==> 07-07: inputs <==
## FIR_FILTER
module FIR_FILTER (clk, rst, data_valid, data, fir_valid, fir_d);
  input clk, rst;
  input data_valid;
  input signed [15:0] data;
  output fir_valid;
  output signed [15:0] fir_d;
  parameter signed [19:0] FIR_C00 = 20'hFFF9E ;   
  parameter signed [19:0] FIR_C01 = 20'hFFF86 ;   
  parameter signed [19:0] FIR_C02 = 20'hFFFA7 ;   
  parameter signed [19:0] FIR_C03 = 20'h0003B ;   
  parameter signed [19:0] FIR_C04 = 20'h0014B ;   
  parameter signed [19:0] FIR_C05 = 20'h0024A ;   
  parameter signed [19:0] FIR_C06 = 20'h00222 ;   
  parameter signed [19:0] FIR_C07 = 20'hFFFE4 ;   
  parameter signed [19:0] FIR_C08 = 20'hFFBC5 ;   
  parameter signed [19:0] FIR_C09 = 20'hFF7CA ;   
  parameter signed [19:0] FIR_C10 = 20'hFF74E ;   
  parameter signed [19:0] FIR_C11 = 20'hFFD74 ;   
  parameter signed [19:0] FIR_C12 = 20'h00B1A ;   
  parameter signed [19:0] FIR_C13 = 20'h01DAC ;   
  parameter signed [19:0] FIR_C14 = 20'h02F9E ;   
  parameter signed [19:0] FIR_C15 = 20'h03AA9 ;   
  parameter signed [19:0] FIR_C16 = 20'h03AA9 ;   
  parameter signed [19:0] FIR_C17 = 20'h02F9E ;   
  parameter signed [19:0] FIR_C18 = 20'h01DAC ;   
  parameter signed [19:0] FIR_C19 = 20'h00B1A ;   
  parameter signed [19:0] FIR_C20 = 20'hFFD74 ;   
  parameter signed [19:0] FIR_C21 = 20'hFF74E ;   
  parameter signed [19:0] FIR_C22 = 20'hFF7CA ;   
  parameter signed [19:0] FIR_C23 = 20'hFFBC5 ;   
  parameter signed [19:0] FIR_C24 = 20'hFFFE4 ;   
  parameter signed [19:0] FIR_C25 = 20'h00222 ;   
  parameter signed [19:0] FIR_C26 = 20'h0024A ;   
  parameter signed [19:0] FIR_C27 = 20'h0014B ;   
  parameter signed [19:0] FIR_C28 = 20'h0003B ;   
  parameter signed [19:0] FIR_C29 = 20'hFFFA7 ;   
  ...
Settings: LEC_CHECK=0, CAP_MARGIN=10, CORE_MARGIN=2, CORE_UTILIZATION=40, GPL_TIMING_DRIVEN=0, PLACE_DENSITY_LB_ADDON=0.15, SLEW_MARGIN=20; clock period 15.0 ns.
run.sh (not shown) runs the stock make flow with config.mk's settings and CLKGATE_MAP_FILE=.
==> 10-22: changes against 07-07 <==
==> flow/config.mk (replaced) <==
export PLATFORM = sky130hd
export DESIGN_NAME = FIR_FILTER
export DESIGN_NICKNAME = FIR_FILTER
export VERILOG_FILES = /design/flow/design.v
export SDC_FILE = /design/flow/constraint.sdc
export NUM_CORES = 4
export LEC_CHECK = 0
export CAP_MARGIN = 20
export CORE_MARGIN = 2
export CORE_UTILIZATION = 72
export PLACE_DENSITY = 0.67
export SLEW_MARGIN = 20
==> flow/constraint.sdc (replaced) <==
create_clock -name core_clock -period 12.7 [get_ports {clk}]
set_input_delay 2.5400 -clock core_clock [delete_from_list [all_inputs] [get_ports {clk}]]
set_output_delay 2.5400 -clock core_clock [all_outputs]
set_load 0.01 [all_outputs]
==> 05-11: changes against 07-07 <==
==> flow/config.mk (replaced) <==
export PLATFORM = sky130hd
export DESIGN_NAME = FIR_FILTER
export DESIGN_NICKNAME = FIR_FILTER
export VERILOG_FILES = /design/flow/design.v
export SDC_FILE = /design/flow/constraint.sdc
export NUM_CORES = 4
export LEC_CHECK = 0
export ABC_AREA = 1
export CAP_MARGIN = 20
export CORE_MARGIN = 2
export CORE_UTILIZATION = 72
export CTS_CLUSTER_DIAMETER = 242
export PLACE_DENSITY = 0.65
export SETUP_SLACK_MARGIN = -0.43
export SLEW_MARGIN = 20
==> flow/constraint.sdc (replaced) <==
create_clock -name core_clock -period 13.6 [get_ports {clk}]
set_input_delay 2.7200 -clock core_clock [delete_from_list [all_inputs] [get_ports {clk}]]
set_output_delay 2.7200 -clock core_clock [all_outputs]
set_load 0.01 [all_outputs]
==> flow_summary_export.csv <==
group,metric,value,unit
detailed_routing,wl_met2,207.8,mm
layout,final-nonclk-buf-share,1.230,%
placement,post-place-ws,-0.5278,ns
clock_network,cts_tree,"done",
layout,area_growth,7.440,%
floorplan,die_y,604.3,um
run_status,status,"no timing/DRC/antenna violations",
hold_path,hold_depth,2,
layout,stdcell_area,154900,sq um
worst_setup_path,crit_start,"x_22_r[6]",
timing,finalCritPeriodShare,96.31,%
worst_setup_path,critical_path_peak_fanout,7,
worst_setup_path,reg2reg_to,"sum_r[30]",
synthesis,ys_seq_share,9.270,%
Source of the figures above: 07-07

==> flow_summary_export.csv <==
group,metric,value,unit
floorplan,die_x,451.4,um
run_status,status,"aborted with a tool error",
synthesis,most_common_cell,"inv_1",
synthesis,ys_seq_share,9.270,%
floorplan,fp-row-count,164,
grt,gr-total-overflow,10,
synthesis,syn_avg_cell_area,10.17,sq um
run_status,haltStage,"global routing",
clock_network,cts_buffers,78,
placement,post-place-ws,-0.8523,ns
synthesis,ys_sh_simple,3.949,%
floorplan,die_y,451.4,um
synthesis,ys.flops,534,
run_status,firstError,"[ERROR GRT-0116] Global routing finished with congestion. Check the congestion regions in the DRC Viewer.",
Source of the figures above: 10-22

==> flow_summary_export.csv <==
group,metric,value,unit
clock_network,cts_tree,"done",
layout,stdcell_area,155800,sq um
layout,n_all_buffers,97,
timing,finalCritPeriodShare,97.26,%
hold_path,hold_depth,2,
worst_setup_path,crit_start,"x_09_r[14]",
layout,comb_cells,10600,
worst_setup_path,reg2reg_to,"sum_r[65]",
placement,post-place-ws,0.6785,ns
detailed_routing,drcViolationCount,0,
worst_setup_path,critical_path_peak_fanout,10,
detailed_routing,wl_met2,197.7,mm
floorplan,die_y,459.3,um
synthesis,ys_seq_share,8.952,%
layout,area_growth,4.377,%
layout,final-nonclk-buf-share,0.5590,%
run_status,status,"no timing/DRC/antenna violations",
Source of the figures above: 05-11

